File: design/flow/run.sh
#!/bin/bash
# the make line also repeats each setting of config.mk as NAME=value (left out here)
make -C /OpenROAD-flow-scripts/flow DESIGN_CONFIG=/design/flow/config.mk WORK_HOME=/design/flow/orfs CLKGATE_MAP_FILE= finish
File: design/flow/constraint.sdc
create_clock -name core_clock -period 7.01 [get_ports {clk}]
set_input_delay 1.4020 -clock core_clock [delete_from_list [all_inputs] [get_ports {clk}]]
set_output_delay 1.4020 -clock core_clock [all_outputs]
set_load 0.01 [all_outputs]
File: design/flow/config.mk
export PLATFORM = sky130hd
export DESIGN_NAME = bopit
export DESIGN_NICKNAME = bopit
export VERILOG_FILES = /design/flow/design.v
export SDC_FILE = /design/flow/constraint.sdc
export NUM_CORES = 4
export LEC_CHECK = 0
export CAP_MARGIN = 20
export CORE_MARGIN = 2
export CORE_UTILIZATION = 66
export SETUP_SLACK_MARGIN = 1.94
export SLEW_MARGIN = 20
File: design/flow/design.v
`timescale 1ns / 1ps
module display7(clk, seg_number, an_number, seg, an, btnU
    );
    input clk, btnU;
    output reg [7:0] seg;
    output reg [3:0] an;
    input wire [3:0] seg_number;
    input wire [1:0] an_number;
    always @ (*)
    begin 
        case(seg_number)
            4'h0: seg = 8'b11000000;
            4'h1: seg = 8'b11111001;
            4'h2: seg = 8'b10100100;
            4'h3: seg = 8'b10110000;
            4'h4: seg = 8'b10011001;
            4'h5: seg = 8'b10010010;
            4'h6: seg = 8'b10000010;
            4'h7: seg = 8'b11111000;
            4'h8: seg = 8'b10000000;
            4'h9: seg = 8'b10010000;
            default: seg = 8'b00000000;
        endcase
        case(an_number)
            2'b00: an = 4'b0111;
            2'b01:
            begin
            an = 4'b1011;
            seg[7] = 0;
            end
            2'b10: an = 4'b1101;
            2'b11: an = 4'b1110;
            default: an = 4'b0000;
        endcase
     end 
endmodule
`timescale 1ns / 1ps
module notes(clk, rst, speaker, signal
    );
    input clk;
    input rst;
    input [1:0] signal;
    output reg speaker;
    reg [3:0] seg_number;
    reg [1:0] an_number;
    reg [7:0] counter;
    always @(posedge clk)
    begin
        if (rst)
        begin
            counter <= 0;
            speaker <= 0;
        end
        else if (signal == 2'b00)
        begin
            counter <= 0;
            speaker <= 0;
        end  
        else if (signal == 2'b01)
        begin
            if(counter==55) counter <= 0; else counter <= counter+1;
            speaker <= counter[5];
        end
        else  
        begin
            if(counter==221) counter <= 0; else counter <= counter+1;
            speaker <= counter[7];
        end
    end
endmodule
`timescale 1ns / 1ps
module randomNumber #(parameter BITS = 5)(
    input clk,
    input rst,
    output reg [4:0] data
    );
   reg [4:0] data_next;
   always @* begin
    data_next[4] = data[4]^data[1];
    data_next[3] = data[3]^data[0];
    data_next[2] = data[2]^data_next[4];
    data_next[1] = data[1]^data_next[3];
    data_next[0] = data[0]^data_next[2];
   end
   always @(posedge clk) begin
    if(rst)
        data <= 5'h1f;
    else
        data <= data_next;
   end
endmodule
`timescale 1ns / 1ps
module clock_1hz(clk, rst, clk_1hz
    );
    input clk;
    input rst;
    output clk_1hz;
    reg clk_1hz;
    reg [12:0] counter;
    always @ (posedge clk)
        if (rst)
            begin
                counter <= 0;
                clk_1hz <= 0;
            end
        else if (counter == 13'd4999)
            begin
                counter <= 0;
                clk_1hz <= 1;
            end
        else
            begin
                clk_1hz <= 0;
                counter <= counter + 1;
            end    
endmodule
`timescale 1ns / 1ps
module clock_500hz(clk, rst, clk_500hz
    );
    input clk;
    input rst;
    output clk_500hz;
    reg clk_500hz;
    reg [3:0] counter;
    always @ (posedge clk)
        begin
            if (rst)
            begin
                counter <= 0;
                clk_500hz <= 0;
            end
            else if (counter == 4'd9)
            begin
                counter <= 0;
                clk_500hz <= 1;
            end
            else
            begin
                clk_500hz <= 0;
                counter <= counter + 1;
            end    
        end
endmodule
`timescale 1ns / 1ps
module bopit(clk, rst, btnR, btnD, btnL, btnU, btnS, sw, seg, an, led, speaker 
    );
    input clk;
    input rst;
    input btnR, btnS, btnD, btnU, btnL;
    input [7:0] sw;
    output reg [7:0] led;
    output [7:0] seg;
    output [3:0] an;
    reg [3:0] seg_number;
    reg [1:0] an_number;
    wire clk_1hz;  
    wire clk_500hz;  
    wire [4:0] randomBop;  
    output wire speaker;
    reg [1:0] signal;  
    reg [7:0] ledCode;
    reg [3:0] bopCode; 
    reg [3:0] ones_seconds;
    reg [3:0] tens_seconds;
    reg [3:0] ones_score;
    reg [3:0] tens_score;
    integer an_toggle;
    integer an_index;
    integer gameOn;
    integer command_type;
    integer command_number;
    integer roundWon;
    integer roundDelay;
    integer fail_count;
    notes bop_notes(
        .clk(clk),
        .rst(rst),
        .signal(signal),
        .speaker(speaker)
    );
    randomNumber randomNum (
        .clk(clk),
        .rst(rst),
        .data(randomBop)
    );
    clock_1hz clock_1 (
		.clk(clk), 
		.rst(rst),
		.clk_1hz(clk_1hz)
	);
    clock_500hz clock_500 (
        .clk(clk),
        .rst(rst),
        .clk_500hz(clk_500hz)
    );
    display7 segmentDisplay (
            .clk(clk), 
            .seg_number(seg_number), 
            .an_number(an_number), 
            .seg(seg), 
            .an(an), 
            .btnU(btnU) 
    );
    always @ (posedge clk)
    if (rst)
    begin
        ones_seconds <= 0;
        tens_seconds <= 0;
        command_type <= 10;
        command_number <= 8;
        an_toggle <= 0;
        an_index <= 0;
        ones_score <= 0;
        tens_score <= 0;
        bopCode <= 0;
        ledCode <= 0;
        gameOn <= 1;
        roundWon <= 0;
        roundDelay <= 0;
        signal <= 0;
        fail_count <= 0;
        seg_number <= 0;
        an_number <= 0;
        led <= 0;
    end
    else
    begin
        if (btnS)
        begin
            roundWon <= 0;
            roundDelay <= 0;
            gameOn <= 1;
            ones_score <= 0;
            tens_score <= 0;
            ones_seconds <= 0;
            tens_seconds <= 0;
            bopCode <= randomBop % 12;
            fail_count <= 0;
        end
        if (!roundWon)
        begin
        case(bopCode)
            0:
            begin  
                if (sw[0])
                begin
                    roundWon <= 1;
                end
                else if(sw[7:0] || btnU || btnL || btnD || btnR)
                begin
                    gameOn <= 0;
                end
            end
            1:
            begin  
                if (sw[1])
                begin
                    roundWon <= 1;
                end
                else if(sw[7:0] || btnU || btnL || btnD || btnR)
                begin
                    gameOn <= 0;
                end
            end
            2:
            begin  
                if (sw[2])
                begin
                    roundWon <= 1;
                end
                else if(sw[7:0] || btnU || btnL || btnD || btnR)
                begin
                    gameOn <= 0;
                end
            end
            3:
            begin  
                if (sw[3])
                begin
                    roundWon <= 1;
                end
                else if(sw[7:0] || btnU || btnL || btnD || btnR)
                begin
                    gameOn <= 0;
                end
            end
            4:
            begin  
                if (sw[4])
                begin
                    roundWon <= 1;
                end
                else if(sw[7:0] || btnU || btnL || btnD || btnR)
                begin
                    gameOn <= 0;
                end
            end
            5:
            begin  
                if (sw[5])
                begin
                    roundWon <= 1;
                end
                else if(sw[7:0] || btnU || btnL || btnD || btnR)
                begin
                    gameOn <= 0;
                end
            end
            6:
            begin  
                if (sw[6])
                begin
                    roundWon <= 1;
                end
                else if(sw[7:0] || btnU || btnL || btnD || btnR)
                begin
                    gameOn <= 0;
                end
            end
            7:
            begin  
                if (sw[7])
                begin
                    roundWon <= 1;
                end
                else if(sw[7:0] || btnU || btnL || btnD || btnR)
                begin
                    gameOn <= 0;
                end
            end
            8:
            begin  
                if (btnU)
                begin
                    roundWon <= 1;
                end
                else if(sw[7:0] || btnU || btnL || btnD || btnR)
                begin
                    gameOn <= 0;
                end
            end
            9:
            begin  
                if (btnR)
                begin
                    roundWon <= 1;
                end
                else if(sw[7:0] || btnU || btnL || btnD || btnR)
                begin
                    gameOn <= 0;
                end
            end
            10:
            begin  
                if (btnD)
                begin
                    roundWon <= 1;
                end
                else if(sw[7:0] || btnU || btnL || btnD || btnR)
                begin
                    gameOn <= 0;
                end
            end
            11:
            begin  
                if (btnL)
                begin
                    roundWon <= 1;
                end
                else if(sw[7:0] || btnU || btnL || btnD || btnR)
                begin
                    gameOn <= 0;
                end
            end
        endcase
        end
        if (clk_1hz && gameOn)
        begin
            if (roundWon)
            begin
                if (roundDelay == 0)
                    signal <= 1;
                if (roundDelay == 1)
                    signal <= 0;
                if (roundDelay == 3)
                begin
                    roundWon <= 0;
                    roundDelay <= 0;
                    bopCode <= randomBop % 12;
                    if (ones_score == 4'b1001)
                    begin
                       ones_score <= 0; 
                       tens_score <= tens_score + 1;
                    end
                    else
                    begin
                       ones_score <= ones_score + 1;
                    end
                end
                else
                begin
                    roundDelay <= roundDelay + 1;
                end
                   ones_seconds <= 0;
                   tens_seconds <= 0;
            end
            else
            begin 
                ones_seconds <= ones_seconds + 1;
                if (ones_seconds == 4'b1001)
                begin
                    ones_seconds <= 0; 
                    tens_seconds <= tens_seconds + 1;
                end
            end
        end
        if (tens_seconds == 4'b0001)
        begin
            ones_seconds <= 0;
            tens_seconds <= 0;
            gameOn <= 0;
        end
        if (clk_500hz && gameOn)  
        begin
            an_index <= an_toggle % 4;
            case(an_index)
                0:
                begin
                    if (bopCode > 4'b0111)  
                    begin
                        seg_number <= 4'b1000;
                        ledCode <= 8'b00000000;
                        led [7:0] <= ledCode [7:0];
                    end
                    else  
                    begin
                        seg_number <= 4'b0101;
                        ledCode <= 8'b00000001 << (bopCode % 8);
                        led [7:0] <= ledCode [7:0];
                    end
                    an_number <= an_index;
                end
                1:
                begin
                    seg_number <= bopCode % 8; 
                    an_number <= an_index;
                end
                2:
                begin
                    seg_number <= tens_seconds;
                    an_number <= an_index;
                end
                3:
                begin
                    seg_number <= ones_seconds;
                    an_number <= an_index;                  
                end
                default:
                begin
                    seg_number <= 0;
                    an_number <= 0;
                end
            endcase
            an_toggle <= an_toggle + 1;
        end
        else if (clk_500hz && !gameOn)
        begin
            if (fail_count != 500)
            begin
                signal <= 2;
                fail_count <= fail_count + 1;
            end
            if (fail_count == 500)
                signal <= 0;
            an_index <= an_toggle % 4;
            case(an_index)
                0:
                begin
                    seg_number <= 0;
                    an_number <= an_index;
                end
                1:
                begin
                    seg_number <= 0;
                    an_number <= an_index;
                end
                2:
                begin
                    seg_number <= tens_score;
                    an_number <= an_index;
                end
                3:
                begin
                    seg_number <= ones_score;
                    an_number <= an_index;                  
                end
                default:
                begin
                    seg_number <= 0;
                    an_number <= 0;
                end
            endcase
            an_toggle <= an_toggle + 1;
        end
    end
endmodule
==> changes_impl.md, run 1 <==
## Flow update

* Slew @ Worst Pin at slightly below 1 ns
* Adder share at 0.02356
* CTS Root Cell: clkbuf_16
* Count of pins over their slew limit at 0
* WS Path Type: reg -> reg
* ANT cells at 0
* Yosys cell count at 1375
* GRT Total Usage at 0.2707
* Syn avg cell area at roughly 8.5 µm²
* Largest net degree at the start of global routing at 60
* Syn_nets at 1412
* Reg2Reg Depth at 11
* Top cells by area: dfxtp_1 (42%), nand2_1 (5.2%), and2_1 (3.9%)
* Data arrival, critical path at around 4.0 ns
* Gpl congestion at between 0.8 and 0.9
* Detailed Place HPWL at between 15 and 20 mm
* Basic Gates by Area at 0.3106
* CTS Buf Count at 26
* Post-Synthesis Cells at ~1.4k
* CP Cell Sequence: nor4_1, nand2_1, or4_1, or3_4, a31oi_4, inv_1, ha_1, inv_1, nor2_1, a41oi_2, o21ai_0
* Resize count post-CTS at 0
* Total power at approximately 3.2 mW
* MUX area fraction at 0.03073
* OpenROAD warning count at 40
* Final Hold Fails at 0
* Comb pwr share at 0.077
* TNS Setup at 0 ns
* DRC Markers at 0
* Sw Ratio at 0.2350
* HP Class: reg -> reg
* Synthesis area per yosys at approximately 12000 µm²
* Crit path to: seg[3]
* Psw at 0.7494 mW
* GR Overflow Total at 0
* Die Wd at ~140 µm
* Crit-path slowest cell: or4_1
* Initial DRC Count at approximately 600
* Stages on the worst setup path at 11
* Fin crit share at 0.5090
* Clock Sinks at ~250
* Worst-path clk slew at about 0.060 ns
* Via/cell ratio at 6.064
* RR Endpoint: seg[3]
* First drt pass iteration count at 5
* Clock power share at 0.460
* Pwr dens at between 200 and 250 nW/µm²
* Post-place setup slack at 3.337 ns
* Endpoint, Worst Hold: clock_1.counter[0]
* Hold buffer count at CTS at 0
* Int Pwr at ~2.4 mW
* # port buffers at 35
* Final WL at 25.54 mm
* Seq pwr share at 0.463
* WP data required at about 7.4 ns
* Row count at between 40 and 50
* Hold path startpoint: clock_1.counter[0]
* Status: complete, no violations
* Initial antenna violation count at 0
* Flops & latches, synth at ~250
* Max-area cell share at 0.4249
* Critical Path Sink Type: register
* Worst Skew at between 0.01 and 0.015 ns
* Lkg Pwr at between 4 and 5 nW
* Yosys aoi share at 0.1257
* Ys async rst share at 0
* Post-synth top cells: dfxtp_1 (248), nand2_1 (161), nor2_1 (121)
* Startpoint of the worst-slack reg-to-reg timing path: gameOn[25]
* RSZ-0062 raised after global routing: no
* Max cap viols at 0
* Worst Path Max Fanout at 15
* Vias in the first global route at about 9.0k
* Most common cell on crit path: inv_1
* Post-Syn Area at 11680 µm²
* Die area at around 19000 µm²
* Post-route ant nets at 0
* Setup WS post-layout at ~3.4 ns
* Fill cells at between 1k and 1.5k
* Seq share, synth at 0.4249
* Clock Tree Buf Depth at 3
* YS warnings at 6
* FMAX at approximately 0.28 GHz
* First-pass GRT wire length at around 43 mm
* FP Util at 0.6756
* Comb power at between 0.2 and 0.25 mW
* Rel. slew slack at 0.3422
* IO Pins at 36
* Largest power group: registers
* Cell taking the most area after synthesis: dfxtp_1
* Max VDD drop at 0.2963 mV
* Max stage delay on crit path at ~0.99 ns
* Commonest flop: dfxtp_1
* Crit. Startpoint: gameOn[25]
* Total number of vias at between 9k and 10k
* Postcts setup bufs at 0
* Synth cell types at a little under 80
* Main logic family: simple AND/OR/NAND/NOR gates
* Placeable Area at 17300 µm²
* Area Overhead vs Synth at 11.09%
* CP delay by family, top: simple AND/OR/NAND/NOR gates
* R2R setup slack at around 3.4 ns
* Hold path cells at 1
* Number of enable flip-flop cells at 0
* Die height at about 140 µm
* Clock group total power at between 1 and 1.5 mW
* Post-Synth XOR/XNOR Area at 0.04497
* CTS H-Tree Depth at 1
* Worst setup SP type: register
* Drt wl/cell at ~16 µm
* CTS tree: done
* Fin Hold WS at about 0.45 ns
* Seq. pwr at between 1 and 1.5 mW
* Tmin final at between 3 and 4 ns
* Setup violations, final at 0
* Worst Path Buf+Inv at 2
* Yosys top cell by instances: dfxtp_1
* Net count, final at about 1.4k
* Clk latency late pin at between 0.5 and 0.6 ns
-- final cells by class --
type,count,area (µm²),share of cell area
clock inverters,11,197.7,0.01523
multi-input cells,1025,6277,0.4836
flip-flops and latches,248,4965,0.3825
clock buffers,36,728.2,0.05610
well taps,225,281.5,0.02169
repair buffers,45,422.9,0.03258
inverters,29,108.9,0.008386
-- per-stage QoR --
step | instances | utilization | area [µm²]
after detailed placement | 1572 | 0.6970 | 12060
after CTS | 1619 | 0.7505 | 12980
after floorplan | 1375 | - | 11690
after global placement | 1572 | 0.6970 | 12060
after global routing | 1619 | 0.7505 | 12980
final | 1619 | 0.7505 | 12980
-- per-layer routing --
| layer | vias to the layer above | share of wire | track usage |
|---|---|---|---|
| li1 | 4922 | - | - |
| met1 | 4649 | 0.48 | 0.3764 |
| met2 | 211 | 0.46 | 0.4489 |
| met3 | 36 | 0.037 | 0.02926 |
| met4 | 0 | 0.020 | 0.07102 |
| met5 | - | 0 | 0 |
==> run 2, diff against run 1 <==
CAP_MARGIN = 15   (was 20)
CELL_PAD_IN_SITES_GLOBAL_PLACEMENT = 0   (was not set)
CORE_UTILIZATION = 65   (was 66)
CTS_CLUSTER_DIAMETER = 313   (was not set)
GPL_ROUTABILITY_DRIVEN = 0   (was not set)
MIN_ROUTING_LAYER = met1   (was not set)
PLACE_DENSITY_LB_ADDON = 0.24   (was not set)
SETUP_SLACK_MARGIN = 0.69   (was 1.94)
clock period = 2.34 ns   (was 7.01 ns; I/O delays follow)
==> run 2 against run 1 <==
  * Synthesized area unchanged
  * The flow now stops in global routing (5_1_grt)
  * Synthesized cell count unchanged
  * Die size is 1.5% higher
==> changes_impl.md, run 2 <==
## Implementation

* Number of enable flip-flop cells at 0 (unchanged)
* Status: aborted with a tool error
* Yosys cell count at 1375 (unchanged)
* Row count at 49 (+2.1%)
* Seq share, synth at 0.4249 (unchanged)
* Post-Synth XOR/XNOR Area at 0.04497 (unchanged)
* Adder share at 0.02356 (unchanged)
* Placeable Area at 17780 µm² (+2.8%)
* Syn avg cell area at 8.498 µm² (unchanged)
* Die Wd at 138.1 µm (+0.74%)
* CTS H-Tree Depth at 1 (unchanged)
* Ys async rst share at 0 (unchanged)
* Detailed Place HPWL at 18.75 mm (+14%)
* Post-synth top cells: dfxtp_1 (248), nand2_1 (161), nor2_1 (121)
* FP Util at 0.6572 (-0.01835)
* Commonest flop: dfxtp_1
* Die height at 138.1 µm (+0.74%)
* Main logic family: simple AND/OR/NAND/NOR gates
* Die area at 19060 µm² (+1.5%)
* Cell taking the most area after synthesis: dfxtp_1
* Hold buffer count at CTS at 0 (unchanged)
* Synth cell types at 79 (unchanged)
* Post-Syn Area at 11680 µm² (unchanged)
* Clock Tree Buf Depth at 3 (unchanged)
* Stopped at: global routing (5_1_grt)
* Synthesis area per yosys at 11680 µm² (unchanged)
* MUX area fraction at 0.03073 (unchanged)
* # port buffers at 35 (unchanged)
* Top cells by area: dfxtp_1 (42%), nand2_1 (5.2%), and2_1 (3.9%)
* CTS Root Cell: clkbuf_16
* Clock Sinks at 248 (unchanged)
* Yosys aoi share at 0.1257 (unchanged)
* Yosys top cell by instances: dfxtp_1
* Post-Synthesis Cells at 1375 (unchanged)
* YS warnings at 6 (unchanged)
* Flops & latches, synth at 248 (unchanged)
* Syn_nets at 1412 (unchanged)
* IO Pins at 36 (unchanged)
* CTS Buf Count at 26 (unchanged)
* Max-area cell share at 0.4249 (unchanged)
* Dpl cells at 1661 (+5.7%)
* Basic Gates by Area at 0.3106 (unchanged)
## run 2: timing repair
action,in CTS
resized,210
cloned,7
setup endpoints to repair,222
setup buffers,40
pin swaps,95
## run 2: per-stage QoR
stage                       util  setup TNS, ns  instance area (µm²)  setup slack (ns)  hold WS (ns)
after CTS                 0.8591         -3.499                15270           -0.3037        0.3652
after detailed placement  0.7363         -30.84                13090           -0.4683        0.4385
after global placement    0.7363         -25.00                13090           -0.4045        0.4334
after floorplan                -         -1.290                12120           -0.2981        0.4176
==> run 3, diff against run 2 <==
CAP_MARGIN = 20   (was 15)
CELL_PAD_IN_SITES_GLOBAL_PLACEMENT = not set   (was 0)
CORE_UTILIZATION = 14   (was 65)
CTS_CLUSTER_DIAMETER = not set   (was 313)
GPL_ROUTABILITY_DRIVEN = not set   (was 0)
MIN_ROUTING_LAYER = not set   (was met1)
PLACE_DENSITY_LB_ADDON = not set   (was 0.24)
SETUP_SLACK_MARGIN = not set   (was 0.69)
clock period = 12.0 ns   (was 2.34 ns; I/O delays follow)
==> run 3 against run 2 <==
  * The run now finishes clean
  * Die size grew to 4.5 times the previous value
  * Synthesized area is the same
  * Synthesized cell count is the same
==> changes_impl.md, run 3 <==
## Flow update

* Initial antenna violation count at 0
* Max VDD drop at 0.09105 mV
* Crit path to: seg[7]
* Final Hold Fails at 0
* Comb pwr share at 0.076
* Yosys top cell by instances: dfxtp_1
* Yosys aoi share at 0.1257 (unchanged)
* Post-synth top cells: dfxtp_1 (248), nand2_1 (161), nor2_1 (121)
* Synth cell types at 79 (unchanged)
* Initial DRC Count at 639
* Total power at between 1.5 and 2 mW
* CTS Root Cell: clkbuf_16
* First-pass GRT wire length at 45.20 mm
* Int Pwr at about 1.4 mW
* Adder share at 0.02356 (unchanged)
* Net count, final at ~1.4k
* CTS Buf Count at 27 (+3.8%)
* Post-Synth XOR/XNOR Area at 0.04497 (unchanged)
* Syn_nets at 1412 (unchanged)
* Clock group total power at 0.907 mW
* Via/cell ratio at 3.944
* First drt pass iteration count at 6
* Post-Syn Area at 11680 µm² (unchanged)
* Max stage delay on crit path at 0.52 ns
* Die area at 85790 µm² (+350%)
* Commonest flop: dfxtp_1
* Vias in the first global route at 8803
* Largest net degree at the start of global routing at around 82
* R2R setup slack at 8.31 ns
* Pwr dens at approximately 140 nW/µm²
* Cell taking the most area after synthesis: dfxtp_1
* Placeable Area at 82370 µm² (+360%)
* Syn avg cell area at 8.498 µm² (unchanged)
* Data arrival, critical path at about 1.8 ns
* Comb power at 0.145 mW
* Sw Ratio at 0.2442
* Area Overhead vs Synth at 20.70%
* Clock Sinks at 248 (unchanged)
* Resize count post-CTS at 0 (-100%)
* RR Endpoint: seg[3]
* Seq. pwr at between 0.8 and 0.9 mW
* CP delay by family, top: buffers and inverters
* Psw at 0.4679 mW
* Max-area cell share at 0.4249 (unchanged)
* YS warnings at 6 (unchanged)
* ANT cells at 0
* Seq pwr share at 0.451
* Number of enable flip-flop cells at 0 (unchanged)
* Worst-path clk slew at about 0.06 ns
* Combinational Area at around 6300 µm²
* Largest power group: the clock network
* Total number of vias at around 9.7k
* Postcts setup bufs at 0 (-100%)
* Clk latency late pin at roughly 0.54 ns
* Count of pins over their slew limit at 0
* RSZ-0062 raised after global routing: no
* Lkg Pwr at roughly 4.4 nW
* Hold path cells at 2
* WS Path Type: reg -> out
* Post-Synthesis Cells at 1375 (unchanged)
* Endpoint, Worst Hold: led[5]
* HP Class: reg -> reg
* Seq share, synth at 0.4249 (unchanged)
* Fin crit share at 0.3473
* Detailed Place HPWL at 17.72 mm (-5.5%)
* Flops & latches, synth at 248 (unchanged)
* Status: complete, no violations
* DRC Markers at 0
* TNS Setup at 0 ns
* GR Overflow Total at 0
* Worst Skew at roughly 0.016 ns
* MUX area fraction at 0.03073 (unchanged)
* Hold path startpoint: ledCode[5]
* FP Util at 0.1419 (-0.5154)
* FMAX at ~0.24 GHz
* OpenROAD warning count at 38
* # port buffers at 35 (unchanged)
* GRT Total Usage at 0.06113
* Stages on the worst setup path at 3
* WP data required at between 9 and 10 ns
* Startpoint of the worst-slack reg-to-reg timing path: clock_500.clk_500hz
* Top cells by area: dfxtp_1 (42%), nand2_1 (5.2%), and2_1 (3.9%)
* Drt wl/cell at 10.90 µm
* Final WL at about 27 mm
* CTS H-Tree Depth at 1 (unchanged)
* Gpl congestion at between 0.7 and 0.8
* Hold buffer count at CTS at 0 (unchanged)
* Row count at 105 (+110%)
* Critical Path Sink Type: primary output
* Die Wd at 292.9 µm (+110%)
* Main logic family: simple AND/OR/NAND/NOR gates
* Slew @ Worst Pin at 0.9447 ns
* Sequential Area at between 4000 and 5000 µm²
* Setup violations, final at 0
* Synthesis area per yosys at 11680 µm² (unchanged)
* Worst setup SP type: register
* Reg2Reg Depth at 11
* Crit. Startpoint: an_number[1]
* CTS tree: done
* Clock Tree Buf Depth at 3 (unchanged)
* Max cap viols at 0
* Crit-path slowest cell: clkdlybuf4s50_1
* Fill cells at between 9k and 10k
* Tmin final at around 4.2 ns
* IO Pins at 36 (unchanged)
* CP Cell Sequence: nand2b_1, and2_1, clkdlybuf4s50_1
* Post-route ant nets at 0
* Basic Gates by Area at 0.3106 (unchanged)
* Die height at 292.9 µm (+110%)
* Worst Path Buf+Inv at 1
* Ys async rst share at 0 (unchanged)
* Worst Path Max Fanout at 5
* Yosys cell count at 1375 (unchanged)
* Clock power share at 0.474
* Rel. slew slack at 0.3644
run 3: per-stage QoR:
step / cell area, µm² / instances / setup slack [ns] / util / hold WS [ns]
4_1_cts: 14100 / 2467 / 7.772 / 0.1712 / 0.4388
5_1_grt: 14100 / 2467 / 7.700 / 0.1712 / 0.4628
2_1_floorplan: 11690 / 1375 / 7.922 / - / 0.4176
3_5_place_dp: 13120 / 2418 / 7.298 / 0.1593 / 0.4396
6_report: 14100 / 2467 / 7.832 / 0.1712 / 0.4412
3_3_place_gp: 13120 / 2418 / 7.264 / 0.1593 / 0.4358
run 3: final cells by class:
cell class / instances / share of cell area
multi-input combinational: 1025 / 0.4451
sequential: 248 / 0.3520
tap: 1070 / 0.09493
clock buffer: 33 / 0.05305
timing repair buffer: 46 / 0.03052
clock inverter: 16 / 0.01668
inverter: 29 / 0.007718
run 3: per-layer routing:
| metal | vias to the layer above | part of all wire | track usage |
|---|---|---|---|
| li1 | 4947 | - | - |
| met2 | 177 | 0.43 | 0.09288 |
| met3 | 45 | 0.039 | 0.01089 |
| met1 | 4562 | 0.51 | 0.08732 |
| met5 | - | 0 | 0 |
| met4 | 0 | 0.026 | 0.01839 |
==> run 4, diff against run 3 <==
ABC_AREA = 1   (was not set)
CAP_MARGIN = 0   (was 20)
CELL_PAD_IN_SITES_DETAIL_PLACEMENT = 0   (was not set)
CELL_PAD_IN_SITES_GLOBAL_PLACEMENT = 3   (was not set)
CORE_UTILIZATION = 48   (was 14)
CTS_CLUSTER_DIAMETER = 307   (was not set)
GPL_ROUTABILITY_DRIVEN = 0   (was not set)
MIN_ROUTING_LAYER = met2   (was not set)
PLACE_DENSITY_LB_ADDON = 0.24   (was not set)
SETUP_SLACK_MARGIN = 0.39   (was not set)
SLEW_MARGIN = 25   (was 20)
TNS_END_PERCENT = 65   (was not set)
clock period = 4.52 ns   (was 12.0 ns; I/O delays follow)
==> run 4 against run 3 <==
  * The run now fails in global placement without I/O (3_1_place_gp_skip_io)
  * Synthesized area grew 11%
  * Die size shrank 67%
  * Synthesized cell count grew 37%
==> changes_impl.md, run 4 <==
## Implementation

* Yosys top cell by instances: nand2_1
* YS warnings at 6 (unchanged)
* Die height at 168.3 µm (-43%)
* Main logic family: simple AND/OR/NAND/NOR gates
* Placeable Area at 26730 µm² (-68%)
* Max-area cell share at 0.3833 (-0.04161)
* Synth cell types at 46 (-42%)
* Post-synth top cells: nand2_1 (411), nor2_1 (269), dfxtp_1 (248)
* Syn avg cell area at 6.879 µm² (-19%)
* Commonest flop: dfxtp_1
* Post-Synth XOR/XNOR Area at 0.03448 (-0.01049)
* Post-Synthesis Cells at 1883 (+37%)
* Row count at 60 (-43%)
* MUX area fraction at 0 (-0.03073)
* Yosys aoi share at 0.1098 (-0.01589)
* Top cells by area: dfxtp_1 (38%), nand2_1 (12%), nor2_1 (7.8%)
* Flops & latches, synth at 248 (unchanged)
* Yosys cell count at 1883 (+37%)
* Die Wd at 168.3 µm (-43%)
* Adder share at 0.02125 (-0.002307)
* Number of enable flip-flop cells at 0 (unchanged)
* Post-Syn Area at 12950 µm² (+11%)
* Seq share, synth at 0.3833 (-0.04161)
* FP Util at 0.4847 (+0.3428)
* Basic Gates by Area at 0.3648 (+0.05419)
* Syn_nets at 1920 (+36%)
* Synthesis area per yosys at 12950 µm² (+11%)
* Err: [ERROR FLW-0024] Place density exceeds 1.0 (current PLACE_DENSITY_LB_ADDON =  0.24). Please check if the value of  PLACE_DENSITY_LB_ADDON is between 0 and 0.99.
* Stopped at: global placement without I/O (3_1_place_gp_skip_io)
* Ys async rst share at 0 (unchanged)
* Die area at 28320 µm² (-67%)
* Cell taking the most area after synthesis: dfxtp_1
* Status: aborted with a tool error
==> run 5, diff against run 4 <==
ABC_AREA = not set   (was 1)
CAP_MARGIN = 20   (was 0)
CELL_PAD_IN_SITES_DETAIL_PLACEMENT = not set   (was 0)
CELL_PAD_IN_SITES_GLOBAL_PLACEMENT = 0   (was 3)
CORE_MARGIN = 3   (was 2)
CORE_UTILIZATION = 58   (was 48)
CTS_CLUSTER_DIAMETER = 346   (was 307)
MAX_ROUTING_LAYER = met5   (was not set)
MIN_ROUTING_LAYER = not set   (was met2)
PLACE_DENSITY_LB_ADDON = 0.18   (was 0.24)
SETUP_SLACK_MARGIN = not set   (was 0.39)
SLEW_MARGIN = 40   (was 25)
TNS_END_PERCENT = 50   (was 65)
clock period = 5.94 ns   (was 4.52 ns; I/O delays follow)
==> run 5 against run 4 <==
  * The run now finishes clean
  * Synthesized cell count is 27% lower
  * Die size is 23% lower
  * Synthesized area is 9.8% lower
==> changes_impl.md, run 5 <==
## Flow update

* Status: complete, no violations
* Resize count post-CTS at 0
* Worst setup SP type: register
* Critical Path Sink Type: register
* Setup violations, final at 0
* First-pass GRT wire length at 43.03 mm
* Post-Syn Area at 11680 µm² (-9.8%)
* TNS Setup at 0 ns
* Seq. pwr at 1.75 mW
* Fin crit share at 0.5618
* CTS tree: done
* Fill cells at 1667
* GR Overflow Total at 0
* Placeable Area at 19650 µm² (-26%)
* Slew @ Worst Pin at 0.8410 ns
* Max VDD drop at about 0.19 mV
* Worst Path Max Fanout at 15
* Drt wl/cell at 15.14 µm
* DRC Markers at 0
* Max stage delay on crit path at 0.97 ns
* Seq share, synth at 0.4249 (+0.04161)
* ANT cells at 0
* Worst Skew at 0.01595 ns
* Syn avg cell area at 8.498 µm² (+24%)
* Gr busiest metal: met2
* YS warnings at 6 (unchanged)
* Largest net degree at the start of global routing at 65
* Top cells by area: dfxtp_1 (42%), nand2_1 (5.2%), and2_1 (3.9%)
* Area Overhead vs Synth at 11.74%
* Post-place setup slack at 2.442 ns
* Comb power at roughly 0.29 mW
* Pwr dens at 287.5 nW/µm²
* GRT met2 Usage at 0.3822
* Total number of vias at just under 10k
* Via/cell ratio at around 6
* First drt pass iteration count at 5
* Final WL at between 20 and 30 mm
* RSZ-0062 raised after global routing: no
* CTS Buf Count at 26
* R2R setup slack at 2.60 ns
* Clock power share at 0.459
* CTS H-Tree Depth at 1
* Sw Ratio at 0.2347
* Net count, final at 1413
* Ys async rst share at 0 (unchanged)
* Reg2Reg Depth at 11
* Synthesis area per yosys at 11680 µm² (-9.8%)
* FMAX at between 0.2 and 0.3 GHz
* GRT Total Usage at 0.2268
* Vias in the first global route at about 9.1k
* Cell taking the most area after synthesis: dfxtp_1
* Main logic family: simple AND/OR/NAND/NOR gates
* Lkg Pwr at roughly 4.4 nW
* Met3 usage at 0.02575
* Basic Gates by Area at 0.3106 (-0.05419)
* Postcts setup bufs at 0
* WS Path Type: reg -> reg
* Endpoint, Worst Hold: clock_1.counter[0]
* Worst Path Buf+Inv at 2
* Post-synth top cells: dfxtp_1 (248), nand2_1 (161), nor2_1 (121)
* Post-Synth XOR/XNOR Area at 0.04497 (+0.01049)
* CP Cell Sequence: nor4_1, nand2_1, or4_2, or3_4, a31oi_4, inv_1, ha_1, inv_1, nor2_1, a41oi_2, o21ai_0
* Startpoint of the worst-slack reg-to-reg timing path: gameOn[25]
* Max-area cell share at 0.4249 (+0.04161)
* CP delay by family, top: simple AND/OR/NAND/NOR gates
* Hold buffer count at CTS at 0
* Adder share at 0.02356 (+0.002307)
* Comb pwr share at 0.076
* Row count at 51 (-15%)
* Psw at around 0.88 mW
* Int Pwr at around 2.9 mW
* Max cap viols at 0
* Clock group total power at approximately 1.7 mW
* Met1 usage in global routing at 0.3173
* Most common cell on crit path: inv_1
* Post-route ant nets at 0
* Setup WS post-layout at roughly 2.6 ns
* Worst-path clk slew at 0.06 ns
* OpenROAD warning count at 38
* Clk latency late pin at between 0.5 and 0.6 ns
* Crit. Startpoint: gameOn[25]
* MUX area fraction at 0.03073 (+0.03073)
* Data arrival, critical path at 3.73 ns
* HP Class: reg -> reg
* IO Pins at 36
* Hold path startpoint: clock_1.counter[0]
* Stages on the worst setup path at 11
* Yosys top cell by instances: dfxtp_1
* Initial antenna violation count at 0
* Die height at 147.9 µm (-12%)
* Final Hold Fails at 0
* Initial DRC Count at around 630
* Yosys cell count at 1375 (-27%)
* Rel. slew slack at 0.4332
* Syn_nets at 1412 (-26%)
* CTS Root Cell: clkbuf_16
* FP Util at 0.5945 (+0.1098)
* Count of pins over their slew limit at 0
* Yosys aoi share at 0.1257 (+0.01589)
* Clock Tree Buf Depth at 3
* Largest power group: registers
* Seq pwr share at 0.465
* Number of enable flip-flop cells at 0 (unchanged)
* Post-Synthesis Cells at 1375 (-27%)
* Die area at 21890 µm² (-23%)
* RR Endpoint: seg[0]
* Commonest flop: dfxtp_1
* # port buffers at 35
* Crit path to: seg[0]
* Detailed Place HPWL at roughly 16 mm
* Clock Sinks at ~250
* Synth cell types at 79 (+72%)
* Flops & latches, synth at 248 (unchanged)
* Die Wd at 147.9 µm (-12%)
* Hold path cells at 1
* WP data required at 6.34 ns
* Tmin final at roughly 3.3 ns
* Crit-path slowest cell: or4_2
==> run 5: metal layers <==
layer  vias up  routed length [µm]
met5         -                   0
met4         0                 399
met3        34                1117
met2       210               11660
met1      4633               11950
li1       4956                   -
==> run 5: stage by stage <==
stage | instances | hold slack, ns | util | area [µm²] | total power, mW
floorplan | 1375 | 0.4176 | - | 11690 | 1.998
global placement | 1613 | 0.4293 | 0.6163 | 12110 | 2.057
detailed placement | 1613 | 0.4367 | 0.6163 | 12110 | 2.065
CTS | 1660 | 0.4492 | 0.6636 | 13040 | 3.780
global route | 1660 | 0.4706 | 0.6643 | 13060 | 3.887
finish | 1660 | 0.4462 | 0.6643 | 13060 | 3.754
==> run 5: layout make-up <==
| class | count | area (µm²) | share of cell area |
|---|---|---|---|
| Inverter | 29 | 108.9 | 0.008337 |
| Tap cell | 265 | 331.6 | 0.02540 |
| Sequential cell | 248 | 4966 | 0.3804 |
| Timing Repair Buffer | 46 | 430.4 | 0.03297 |
| Clock inverter | 12 | 173.9 | 0.01332 |
| Clock buffer | 35 | 755.7 | 0.05788 |
| Multi-Input combinational cell | 1025 | 6290 | 0.4817 |
==> run 6, diff against run 5 <==
CELL_PAD_IN_SITES_GLOBAL_PLACEMENT = not set   (was 0)
CORE_MARGIN = 2   (was 3)
CORE_UTILIZATION = 72   (was 58)
CTS_CLUSTER_DIAMETER = not set   (was 346)
GPL_ROUTABILITY_DRIVEN = not set   (was 0)
MAX_ROUTING_LAYER = not set   (was met5)
PLACE_DENSITY_LB_ADDON = not set   (was 0.18)
SLEW_MARGIN = 20   (was 40)
TNS_END_PERCENT = not set   (was 50)
clock period = 4.01 ns   (was 5.94 ns; I/O delays follow)
==> run 6 against run 5 <==
  * Non-clock buffer count increased by 1
  * Maximum frequency increased by 4.5%
  * Synthesized area unchanged
  * Design area decreased by 1.2%
  * Worst hold slack improved by 0.0051 ns
  * Die size decreased by 21%
==> changes_impl.md, run 6 <==
## Flow update

* OpenROAD warning count at 42 (+11%)
* Gpl congestion at about 0.89
* # port buffers at 35 (unchanged)
* Stages on the worst setup path at 12 (+1)
* RSZ-0062 raised after global routing: no
* Crit. Startpoint: gameOn[16]
* Yosys top cell by instances: dfxtp_1
* Hold path cells at 1 (unchanged)
* Setup WS post-layout at 0.8158 ns (-1.787 ns)
* Drt wl/cell at 15.62 µm (+3.2%)
* Ys async rst share at 0 (unchanged)
* CTS Root Cell: clkbuf_16
* Seq. pwr at 2.58 mW (+47%)
* CP delay by family, top: simple AND/OR/NAND/NOR gates
* Initial antenna violation count at 0 (unchanged)
* FP Util at 0.7356 (+0.1410)
* Cell taking the most area after synthesis: dfxtp_1
* GR Overflow Total at 0 (unchanged)
* Int Pwr at 4.076 mW (+42%)
* Resize count post-CTS at 0 (unchanged)
* Setup violations, final at 0 (unchanged)
* Crit path to: seg[0]
* Reg2Reg Depth at 12 (+1)
* Flops & latches, synth at 248 (unchanged)
* First drt pass iteration count at 5 (unchanged)
* Worst Skew at 0.01317 ns (-0.002779 ns)
* Basic Gates by Area at 0.3106 (unchanged)
* Hold path startpoint: clock_1.counter[0]
* YS warnings at 6 (unchanged)
* Vias in the first global route at 9310 (+2.4%)
* Die height at 131.4 µm (-11%)
* Clock group total power at 2.34 mW (+36%)
* Row count at 46 (-9.8%)
* Clk latency late pin at 0.52 ns (about the same)
* Initial DRC Count at 779 (+24%)
* DRC Markers at 0 (unchanged)
* Post-place setup slack at 0.8378 ns (-1.604 ns)
* Post-synth top cells: dfxtp_1 (248), nand2_1 (161), nor2_1 (121)
* Max VDD drop at 0.4966 mV (+160%)
* Hold buffer count at CTS at 0 (unchanged)
* Post-route ant nets at 0 (unchanged)
* Post-Synth XOR/XNOR Area at 0.04497 (unchanged)
* Worst Path Buf+Inv at 3 (+1)
* Most common cell on crit path: inv_1
* Data arrival, critical path at 3.59 ns (-0.14 ns)
* Comb power at 0.431 mW (+51%)
* Area Overhead vs Synth at 10.39%
* MUX area fraction at 0.03073 (unchanged)
* Max-area cell share at 0.4249 (unchanged)
* Synth cell types at 79 (unchanged)
* Worst Path Max Fanout at 15 (unchanged)
* Commonest flop: dfxtp_1
* R2R setup slack at 0.82 ns (-1.79 ns)
* Top cells by area: dfxtp_1 (42%), nand2_1 (5.2%), and2_1 (3.9%)
* Clock Sinks at 248 (unchanged)
* Endpoint, Worst Hold: clock_1.counter[0]
* Via/cell ratio at 6.199 (+4.7%)
* Max cap viols at 0 (unchanged)
* Die area at 17260 µm² (-21%)
* Syn avg cell area at 8.498 µm² (unchanged)
* HP Class: reg -> reg
* Startpoint of the worst-slack reg-to-reg timing path: gameOn[16]
* Syn_nets at 1412 (unchanged)
* Net count, final at 1413 (unchanged)
* GRT Total Usage at 0.2883 (+0.06152)
* Total number of vias at 9981 (+1.5%)
* Lkg Pwr at 4.386 nW (-0.92%)
* Status: complete, no violations
* CTS H-Tree Depth at 1 (unchanged)
* Largest power group: registers
* Worst setup SP type: register
* Psw at 1.279 mW (+45%)
* Clock Tree Buf Depth at 3 (unchanged)
* Rel. slew slack at 0.3193 (-0.1139)
* Max stage delay on crit path at 0.56 ns (-0.41 ns)
* Final Hold Fails at 0 (unchanged)
* Synthesis area per yosys at 11680 µm² (unchanged)
* Die Wd at 131.4 µm (-11%)
* Tmin final at 3.194 ns (-0.1430 ns)
* Worst-path clk slew at 0.06 ns (about the same)
* Placeable Area at 15890 µm² (-19%)
* Sw Ratio at 0.2388 (+0.004042)
* CTS Buf Count at 25 (-3.8%)
* Critical Path Sink Type: register
* CP Cell Sequence: nor4_1, nand2_1, or4_1, buf_4, or3_4, a31oi_4, inv_1, ha_1, inv_1, nor2_1, a41oi_2, o21ai_0
* Dpl cells at 1565 (-3.0%)
* Fin cells at 1610 (-3.0%)
* Seq pwr share at 0.482 (+0.017)
* CTS tree: done
* Yosys cell count at 1375 (unchanged)
* Clock power share at 0.437 (-0.022)
* Postcts setup bufs at 0 (unchanged)
* Post-Syn Area at 11680 µm² (unchanged)
* RR Endpoint: seg[0]
* Main logic family: simple AND/OR/NAND/NOR gates
* Post-Synthesis Cells at 1375 (unchanged)
* FMAX at 0.3131 GHz (+4.5%)
* Total power at 5.355 mW (+43%)
* Largest net degree at the start of global routing at 127 (+95%)
* WS Path Type: reg -> reg
* Slew @ Worst Pin at 1.012 ns (+0.1707 ns)
* TNS Setup at 0 ns (unchanged)
* Count of pins over their slew limit at 0 (unchanged)
* IO Pins at 36 (unchanged)
* Fill cells at 1067 (-36%)
* Comb pwr share at 0.081 (+0.005)
* WP data required at 4.40 ns (-1.94 ns)
* Number of enable flip-flop cells at 0 (unchanged)
* Seq share, synth at 0.4249 (unchanged)
* ANT cells at 0 (unchanged)
* Fin crit share at 0.7966 (+0.2347)
* Detailed Place HPWL at 16.24 mm (-1.4%)
* Pwr dens at 415.2 nW/µm² (+44%)
* Yosys aoi share at 0.1257 (unchanged)
* Crit-path slowest cell: or4_1
* First-pass GRT wire length at 43.25 mm (+0.51%)
* Adder share at 0.02356 (unchanged)
* Final WL at 25.15 mm (about the same)
-- run 6: final cells by class --
cell class	count	area (µm²)	share of cell area
Clock buffer	34	689.4	0.05345
Multi-Input combinational cell	1025	6277	0.4867
Tap cell	216	270.3	0.02095
Sequential cell	248	4965	0.3849
Clock inverter	11	137.6	0.01067
Inverter	29	108.9	0.008439
Timing Repair Buffer	47	450.4	0.03492
-- run 6: layer usage --
layer  up-vias  GRT usage  share of wire
met4         0    0.07126          0.018
met3        40    0.03781          0.048
met5         -          0              0
li1       4940          -              -
met1      4719     0.3896           0.45
met2       282     0.4930           0.48
-- run 6: per-stage QoR --
stage | instance area [µm²] | utilization | hold WS [ns]
final | 12900 | 0.8120 | 0.4513
after global routing | 12900 | 0.8120 | 0.4724
after CTS | 12900 | 0.8120 | 0.4551
after detailed placement | 12070 | 0.7599 | 0.4420
after global placement | 12070 | 0.7599 | 0.4274
after floorplan | 11690 | - | 0.4176
==> run 7, diff against run 6 <==
ABC_AREA = 1   (was not set)
CAP_MARGIN = 15   (was 20)
CELL_PAD_IN_SITES_GLOBAL_PLACEMENT = 0   (was not set)
CTS_CLUSTER_DIAMETER = 188   (was not set)
CTS_CLUSTER_SIZE = 80   (was not set)
GPL_ROUTABILITY_DRIVEN = 0   (was not set)
HOLD_SLACK_MARGIN = 0.3   (was not set)
MIN_ROUTING_LAYER = met1   (was not set)
PLACE_DENSITY_LB_ADDON = 0.2   (was not set)
SETUP_SLACK_MARGIN = 0.53   (was not set)
clock period = 2.19 ns   (was 4.01 ns; I/O delays follow)
==> run 7 against run 6 <==
  * The run now fails in global routing (5_1_grt)
  * Synthesized cell count grew 37%
  * Die size grew 11%
  * Synthesized area grew 11%
==> changes_impl.md, run 7 <==
## Implementation

* Yosys cell count at 1883 (+37%)
* Placeable Area at 17780 µm² (+12%)
* Post-Synth XOR/XNOR Area at 0.03448 (-0.01049)
* Syn_nets at 1920 (+36%)
* Die area at 19080 µm² (+11%)
* Syn avg cell area at 6.879 µm² (-19%)
* Dpl cells at 2110 (+35%)
* Top cells by area: dfxtp_1 (38%), nand2_1 (12%), nor2_1 (7.8%)
* GRT Total Usage at 0.9224
* MUX area fraction at 0 (-0.03073)
* Flops & latches, synth at 248 (unchanged)
* Die height at 138.1 µm (+5.1%)
* Clock Tree Buf Depth at 3 (unchanged)
* Synthesis area per yosys at 12950 µm² (+11%)
* IO Pins at 36 (unchanged)
* Err: [ERROR GRT-0232] Routing congestion too high. Check the congestion heatmap in the GUI.
* Status: aborted with a tool error
* GR Overflow Total at 842
* Clock Sinks at 248 (unchanged)
* Post-Syn Area at 12950 µm² (+11%)
* Number of enable flip-flop cells at 0 (unchanged)
* Ys async rst share at 0 (unchanged)
* Die Wd at 138.1 µm (+5.1%)
* CTS Buf Count at 7 (-72%)
* CTS Root Cell: clkbuf_16
* Post-Synthesis Cells at 1883 (+37%)
* Row count at 49 (+6.5%)
* Adder share at 0.02125 (-0.002307)
* FP Util at 0.7286 (-0.007015)
* Post-synth top cells: nand2_1 (411), nor2_1 (269), dfxtp_1 (248)
* # port buffers at 35 (unchanged)
* Seq share, synth at 0.3833 (-0.04161)
* YS warnings at 6 (unchanged)
* Detailed Place HPWL at 21.49 mm (+32%)
* Basic Gates by Area at 0.3648 (+0.05419)
* Yosys top cell by instances: nand2_1
* Cell taking the most area after synthesis: dfxtp_1
* Yosys aoi share at 0.1098 (-0.01589)
* CTS H-Tree Depth at 1 (unchanged)
* Commonest flop: dfxtp_1
* Max-area cell share at 0.3833 (-0.04161)
* Stopped at: global routing (5_1_grt)
* Synth cell types at 46 (-42%)
* Main logic family: simple AND/OR/NAND/NOR gates
## run 7: stage by stage
stage	util	cell area [µm²]	power (mW)	setup WS (ns)
CTS	0.8842	15720	8.316	0.2862
detailed placement	0.7628	13560	5.863	-0.09604
global placement	0.7628	13560	5.824	0.03910
floorplan	-	12990	5.579	0.4060
## run 7: timing repair
action	4_1_cts
setup endpoints to repair	202
gates resized	341
pin swaps	83
endpoints found under the hold margin	16
cloned	13
setup buffers	91
hold buffers	3
## run 7: metal layers
metal  GRT overflow  GRT usage
met1             10     0.8708
met2            534      1.112
met3             26     0.7361
met4            272      1.049
met5              0     0.4336
==> run 8, diff against run 7 <==
ABC_AREA = not set   (was 1)
CAP_MARGIN = 20   (was 15)
CORE_UTILIZATION = 19   (was 72)
CTS_CLUSTER_DIAMETER = 100   (was 188)
CTS_CLUSTER_SIZE = 96   (was 80)
GPL_ROUTABILITY_DRIVEN = not set   (was 0)
GPL_TIMING_DRIVEN = 1   (was not set)
HOLD_SLACK_MARGIN = not set   (was 0.3)
MIN_ROUTING_LAYER = not set   (was met1)
PLACE_DENSITY_LB_ADDON = 0.11   (was 0.2)
SETUP_SLACK_MARGIN = not set   (was 0.53)
TNS_END_PERCENT = 100   (was not set)
clock period = 6.68 ns   (was 2.19 ns; I/O delays follow)
==> run 8 against run 7 <==
  * Now clean on timing, DRC and antenna
  * Synthesized area fell by 9.8%
  * Synthesized cell count shrank 27%
  * Die size grew to 3.3 times the previous value
==> changes_impl.md, run 8 <==
## Flow update

* RR Endpoint: seg[0]
* Initial antenna violation count at 0
* Commonest flop: dfxtp_1
* Basic Gates by Area at 0.3106 (-0.05419)
* Slew @ Worst Pin at 1.098 ns
* Flops & latches, synth at 248 (unchanged)
* CTS Root Cell: clkbuf_16
* Sw Ratio at 0.2848
* Resize count post-CTS at 0 (-100%)
* Adder share at 0.02356 (+0.002307)
* CP Cell Sequence: nor4_1, nand2_1, or4_1, or3_4, a31oi_4, inv_1, ha_1, inv_1, nor2_1, a41oi_2, o21ai_0
* Critical Path Sink Type: register
* Crit. Startpoint: gameOn[25]
* Status: complete, no violations
* Largest net degree at the start of global routing at approximately 94
* YS warnings at 6 (unchanged)
* Hold path startpoint: clock_1.counter[0]
* Int Pwr at between 2 and 2.5 mW
* Post-Synthesis Cells at 1375 (-27%)
* Clock group total power at ~1.1 mW
* Most common cell on crit path: inv_1
* Total number of vias at ~9.6k
* R2R setup slack at roughly 3.2 ns
* Max-area cell share at 0.4249 (+0.04161)
* # port buffers at 35 (unchanged)
* Worst Path Max Fanout at 15
* Number of enable flip-flop cells at 0 (unchanged)
* Hold buffer count at CTS at 0 (-3)
* Gpl congestion at 0.7216
* Worst-path clk slew at between 0.1 and 0.15 ns
* Area Overhead vs Synth at 14.28%
* Count of pins over their slew limit at 0
* Comb pwr share at 0.095
* RSZ-0062 raised after global routing: no
* Clk latency late pin at ~0.52 ns
* Syn_nets at 1412 (-26%)
* Setup violations, final at 0
* Yosys aoi share at 0.1257 (+0.01589)
* Die height at 252.0 µm (+82%)
* Top cells by area: dfxtp_1 (42%), nand2_1 (5.2%), and2_1 (3.9%)
* CTS H-Tree Depth at 1 (unchanged)
* Post-route ant nets at 0
* Rel. slew slack at 0.2636
* MUX area fraction at 0.03073 (+0.03073)
* Max stage delay on crit path at approximately 0.97 ns
* GRT Total Usage at 0.09905
* Vias in the first global route at 9368
* DRC Markers at 0
* Max cap viols at 0
* CTS Buf Count at 16 (+9)
* Psw at around 0.84 mW
* Final Hold Fails at 0
* Final WL at between 30 and 40 mm
* Ys async rst share at 0 (unchanged)
* Data arrival, critical path at approximately 3.9 ns
* Post-synth top cells: dfxtp_1 (248), nand2_1 (161), nor2_1 (121)
* Largest power group: registers
* OpenROAD warning count at 38
* TNS Setup at 0 ns
* Via/cell ratio at between 4 and 5
* Seq. pwr at 1.54 mW
* Detailed Place HPWL at 20.60 mm (-4.1%)
* Post-Synth XOR/XNOR Area at 0.04497 (+0.01049)
* Seq share, synth at 0.4249 (+0.04161)
* ANT cells at 0
* Tmin final at roughly 3.5 ns
* FP Util at 0.1929 (-0.5357)
* Die area at 63500 µm² (+230%)
* Reg2Reg Depth at 11
* WP data required at ~7 ns
* Crit-path slowest cell: or4_1
* Die Wd at 252.0 µm (+82%)
* Syn avg cell area at 8.498 µm² (+24%)
* Endpoint, Worst Hold: clock_1.counter[0]
* Comb power at ~0.28 mW
* Seq pwr share at 0.522
* HP Class: reg -> reg
* Synthesis area per yosys at 11680 µm² (-9.8%)
* Pwr dens at 220.8 nW/µm²
* Row count at 90 (+84%)
* CTS tree: done
* CP delay by family, top: simple AND/OR/NAND/NOR gates
* IO Pins at 36 (unchanged)
* GR Overflow Total at 0
* Worst Skew at between 0.02 and 0.03 ns
* Fin crit share at 0.5197
* Hold path cells at 1
* Drt wl/cell at around 15 µm
* Postcts setup bufs at 0 (-100%)
* Synth cell types at 79 (+72%)
* Worst setup SP type: register
* Clock power share at 0.383
* Max VDD drop at about 0.14 mV
* Lkg Pwr at 4.246 nW
* Clock Tree Buf Depth at 3 (unchanged)
* Startpoint of the worst-slack reg-to-reg timing path: gameOn[25]
* Main logic family: simple AND/OR/NAND/NOR gates
* Post-Syn Area at 11680 µm² (-9.8%)
* Worst Path Buf+Inv at 2
* Final design utilization at 0.2204
* First-pass GRT wire length at ~52 mm
* Net count, final at between 1k and 1.5k
* FMAX at between 0.2 and 0.3 GHz
* Clock Sinks at 248 (unchanged)
* Initial DRC Count at approximately 520
* Yosys top cell by instances: dfxtp_1
* Fill cells at about 6.6k
* First drt pass iteration count at 6
* Yosys cell count at 1375 (-27%)
* Stages on the worst setup path at 11
* Placeable Area at 60580 µm² (+240%)
* WS Path Type: reg -> reg
* Crit path to: seg[0]
* Cell taking the most area after synthesis: dfxtp_1
## run 8: per-stage QoR
stage,setup slack (ns),power [mW],std cells,instance area [µm²],hold slack (ns)
floorplan,3.666,1.777,1375,11690,0.4176
global placement,2.975,1.861,2132,12790,0.4319
detailed placement,3.011,1.860,2132,12790,0.4394
CTS,3.147,3.040,2159,13350,0.4605
global route,2.919,3.115,2159,13350,0.4707
finish,3.208,2.949,2159,13350,0.4573
## run 8: layer usage
metal | global-route usage | vias up | part of all wire
li1 | - | 4936 | -
met1 | 0.1416 | 4522 | 0.52
met2 | 0.1589 | 81 | 0.44
met3 | 0.01434 | 24 | 0.026
met4 | 0.01741 | 0 | 0.014
met5 | 0 | - | 0
## run 8: cell type report
class                      instances  area [µm²]  share of cell area
tap                              782       978.4             0.07327
timing repair buffer              48       449.2             0.03364
inverter                          29       108.9            0.008151
clock buffer                      17       425.4             0.03186
clock inverter                    10       130.1            0.009744
sequential                       248        4965              0.3718
multi-input combinational       1025        6297              0.4716
==> run 9, diff against run 8 <==
CAP_MARGIN = 15   (was 20)
CORE_UTILIZATION = 70   (was 19)
CTS_CLUSTER_DIAMETER = 313   (was 100)
CTS_CLUSTER_SIZE = 41   (was 96)
GPL_ROUTABILITY_DRIVEN = 0   (was not set)
GPL_TIMING_DRIVEN = not set   (was 1)
MIN_ROUTING_LAYER = met1   (was not set)
PLACE_DENSITY_LB_ADDON = 0.0   (was 0.11)
SETUP_SLACK_MARGIN = 0.69   (was not set)
TNS_END_PERCENT = not set   (was 100)
clock period = 2.34 ns   (was 6.68 ns; I/O delays follow)
==> run 9 against run 8 <==
  * Synthesized cell count did not move
  * Die size fell by 72%
  * Synthesized area did not move
  * The flow now stops in global routing (5_1_grt)
==> changes_impl.md, run 9 <==
## Implementation

* Yosys cell count at 1375 (unchanged)
* CTS Root Cell: clkbuf_16
* Max-area cell share at 0.4249 (unchanged)
* Commonest flop: dfxtp_1
* Dpl cell area at 13160 µm² (+2.8%)
* YS warnings at 6 (unchanged)
* Top cells by area: dfxtp_1 (42%), nand2_1 (5.2%), and2_1 (3.9%)
* Detailed Place HPWL at 18.90 mm (-8.3%)
* Synth cell types at 79 (unchanged)
* # port buffers at 35 (unchanged)
* IO Pins at 36 (unchanged)
* Adder share at 0.02356 (unchanged)
* Cell taking the most area after synthesis: dfxtp_1
* Hold buffer count at CTS at 0 (unchanged)
* Flops & latches, synth at 248 (unchanged)
* Syn avg cell area at 8.498 µm² (unchanged)
* Placeable Area at 16470 µm² (-73%)
* Ys async rst share at 0 (unchanged)
* Row count at 47 (-48%)
* Syn_nets at 1412 (unchanged)
* Seq share, synth at 0.4249 (unchanged)
* CTS Buf Count at 10 (-6)
* Basic Gates by Area at 0.3106 (unchanged)
* MUX area fraction at 0.03073 (unchanged)
* Yosys top cell by instances: dfxtp_1
* Post-place setup slack at -0.3848 ns (-3.395 ns)
* Die height at 133.2 µm (-47%)
* Die area at 17740 µm² (-72%)
* Number of enable flip-flop cells at 0 (unchanged)
* Clock Tree Buf Depth at 3 (unchanged)
* CTS H-Tree Depth at 1 (unchanged)
* Main logic family: simple AND/OR/NAND/NOR gates
* FP Util at 0.7097 (+0.5168)
* Clock Sinks at 248 (unchanged)
* Post-synth top cells: dfxtp_1 (248), nand2_1 (161), nor2_1 (121)
* Post-Synthesis Cells at 1375 (unchanged)
* Post-Synth XOR/XNOR Area at 0.04497 (unchanged)
* Stopped at: global routing (5_1_grt)
* Yosys aoi share at 0.1257 (unchanged)
* Status: aborted with a tool error
* Die Wd at 133.2 µm (-47%)
* Post-Syn Area at 11680 µm² (unchanged)
* Synthesis area per yosys at 11680 µm² (unchanged)
-- run 9: timing repair --
action                                  4_1_cts
endpoints found under the hold margin         0
endpoints found under the setup margin      217
gates resized                               221
setup buffers                                52
cloned                                       14
pin swaps                                    95
-- run 9: per-stage QoR --
step           total power [mW]  cells
2_1_floorplan             5.208   1375
3_3_place_gp              5.501   1662
3_5_place_dp              5.534   1662
4_1_cts                   8.021   1742
==> run 10, diff against run 9 <==
CAP_MARGIN = 20   (was 15)
CELL_PAD_IN_SITES_GLOBAL_PLACEMENT = not set   (was 0)
CORE_UTILIZATION = 65   (was 70)
CTS_CLUSTER_DIAMETER = not set   (was 313)
CTS_CLUSTER_SIZE = not set   (was 41)
GPL_ROUTABILITY_DRIVEN = not set   (was 0)
MIN_ROUTING_LAYER = not set   (was met1)
PLACE_DENSITY_LB_ADDON = not set   (was 0.0)
SETUP_SLACK_MARGIN = not set   (was 0.69)
clock period = 7.48 ns   (was 2.34 ns; I/O delays follow)
==> run 10 against run 9 <==
  * The run now finishes clean
  * Die size increased by 7.5%
  * Synthesized cell count unchanged
  * Synthesized area stayed put
==> changes_impl.md, run 10 <==
## Flow update

* Initial DRC Count at ~670
* Worst setup SP type: register
* HP Class: reg -> reg
* Flops & latches, synth at 248 (unchanged)
* Pwr dens at around 240 nW/µm²
* Seq. pwr at 1.38 mW
* DRC Markers at 0
* Max cap viols at 0
* Hold buffer count at CTS at 0 (unchanged)
* # port buffers at 35 (unchanged)
* Post-Syn Area at 11680 µm² (unchanged)
* CTS Root Cell: clkbuf_16
* WS Path Type: reg -> reg
* Post-place setup slack at 3.596 ns (+3.981 ns)
* Synthesis area per yosys at 11680 µm² (unchanged)
* Basic Gates by Area at 0.3106 (unchanged)
* Die Wd at 138.1 µm (+3.7%)
* Seq pwr share at 0.450
* Syn_nets at 1412 (unchanged)
* Final Hold Fails at 0
* Final WL at 24.96 mm
* Post-Synth XOR/XNOR Area at 0.04497 (unchanged)
* Adder share at 0.02356 (unchanged)
* CP Cell Sequence: nor4_1, nand2_1, or4_1, or3_4, a31oi_4, inv_1, ha_1, inv_1, nor2_1, a41oi_2, o21ai_0
* Tmin final at 3.499 ns
* WP data required at slightly below 8 ns
* Max-area cell share at 0.4249 (unchanged)
* Worst Path Max Fanout at 15
* Yosys cell count at 1375 (unchanged)
* First drt pass iteration count at 5
* Max stage delay on crit path at 0.96 ns
* Critical Path Sink Type: register
* Final design utilization at 0.7342
* GR Overflow Total at 0
* Gpl congestion at between 0.8 and 0.9
* Dpl cell area at 12060 µm² (-8.3%)
* RSZ-0062 raised after global routing: no
* CTS tree: done
* Max VDD drop at 0.1959 mV
* Endpoint, Worst Hold: clock_1.counter[0]
* Worst Skew at approximately 0.009 ns
* Vias in the first global route at 9153
* Yosys aoi share at 0.1257 (unchanged)
* Total number of vias at 9849
* Placeable Area at 17780 µm² (+8.0%)
* Psw at 0.7108 mW
* CTS H-Tree Depth at 1 (unchanged)
* Fin cells at ~1.6k
* Detailed Place HPWL at 16.12 mm (-15%)
* FMAX at around 0.29 GHz
* Crit. Startpoint: gameOn[25]
* Crit path to: seg[0]
* Fin crit share at 0.4678
* Clock power share at 0.475
* Ys async rst share at 0 (unchanged)
* Row count at 49 (+4.3%)
* Lkg Pwr at around 4.4 nW
* GRT Total Usage at 0.2595
* Main logic family: simple AND/OR/NAND/NOR gates
* FP Util at 0.6572 (-0.05244)
* RR Endpoint: seg[0]
* Crit-path slowest cell: or4_1
* Sw Ratio at 0.2312
* Reg2Reg Depth at 11
* Worst-path clk slew at 0.06 ns
* Clk latency late pin at 0.53 ns
* Seq share, synth at 0.4249 (unchanged)
* MUX area fraction at 0.03073 (unchanged)
* Total power at slightly above 3 mW
* Yosys top cell by instances: dfxtp_1
* Die height at 138.1 µm (+3.7%)
* Largest net degree at the start of global routing at between 60 and 70
* Int Pwr at approximately 2.4 mW
* Fill cells at 1388
* Resize count post-CTS at 0 (-100%)
* Met1 usage in global routing at 0.3638
* Initial antenna violation count at 0
* Comb power at ~0.23 mW
* Net count, final at roughly 1.4k
* Post-synth top cells: dfxtp_1 (248), nand2_1 (161), nor2_1 (121)
* CP delay by family, top: simple AND/OR/NAND/NOR gates
* YS warnings at 6 (unchanged)
* Data arrival, critical path at about 3.9 ns
* First-pass GRT wire length at between 40 and 50 mm
* Gr busiest metal: met2
* Count of pins over their slew limit at 0
* Fin Hold WS at around 0.45 ns
* CTS Buf Count at 26 (+16)
* Number of enable flip-flop cells at 0 (unchanged)
* Startpoint of the worst-slack reg-to-reg timing path: gameOn[25]
* Dpl cells at 1576 (-5.2%)
* Postcts setup bufs at 0 (-100%)
* Top cells by area: dfxtp_1 (42%), nand2_1 (5.2%), and2_1 (3.9%)
* TNS Setup at 0 ns
* Syn avg cell area at 8.498 µm² (unchanged)
* R2R setup slack at approximately 4.0 ns
* OpenROAD warning count at ~40
* Die area at 19060 µm² (+7.5%)
* Via/cell ratio at approximately 6
* Hold path cells at 1
* Clock Tree Buf Depth at 3 (unchanged)
* GRT met2 Usage at 0.4315
* Stages on the worst setup path at 11
* Setup violations, final at 0
* Rel. slew slack at 0.3644
* Worst Path Buf+Inv at 2
* Setup WS post-layout at approximately 4 ns
* Design area at 13050 µm²
* Met3 usage at 0.03360
* Largest power group: the clock network
* Drt wl/cell at 15.37 µm
* Comb pwr share at 0.074
* Post-route ant nets at 0
* Status: complete, no violations
* Hold path startpoint: clock_1.counter[0]
* Area Overhead vs Synth at 11.71%
* Post-Synthesis Cells at 1375 (unchanged)
* ANT cells at 0
* Clock Sinks at 248 (unchanged)
* Clock group total power at between 1 and 1.5 mW
* Cell taking the most area after synthesis: dfxtp_1
* Commonest flop: dfxtp_1
* Synth cell types at 79 (unchanged)
* Slew @ Worst Pin at 0.9447 ns
* Most common cell on crit path: inv_1
* IO Pins at 36 (unchanged)
run 10: area by class of cell:
class                      count  area [µm²]  share of cell area
tap                          229       286.5             0.02195
clock inverter                14       262.8             0.02013
multi-input combinational   1025        6277              0.4809
inverter                      29       108.9            0.008339
timing repair buffer          45       422.9             0.03240
sequential                   248        4965              0.3803
clock buffer                  34       730.7             0.05598
run 10: layer usage:
metal,vias to the layer above,wire length [µm]
li1,4950,-
met1,4602,11890
met2,254,11420
met3,43,1179
met4,0,474
met5,-,0
Power is estimated from default activity; no workload was simulated.
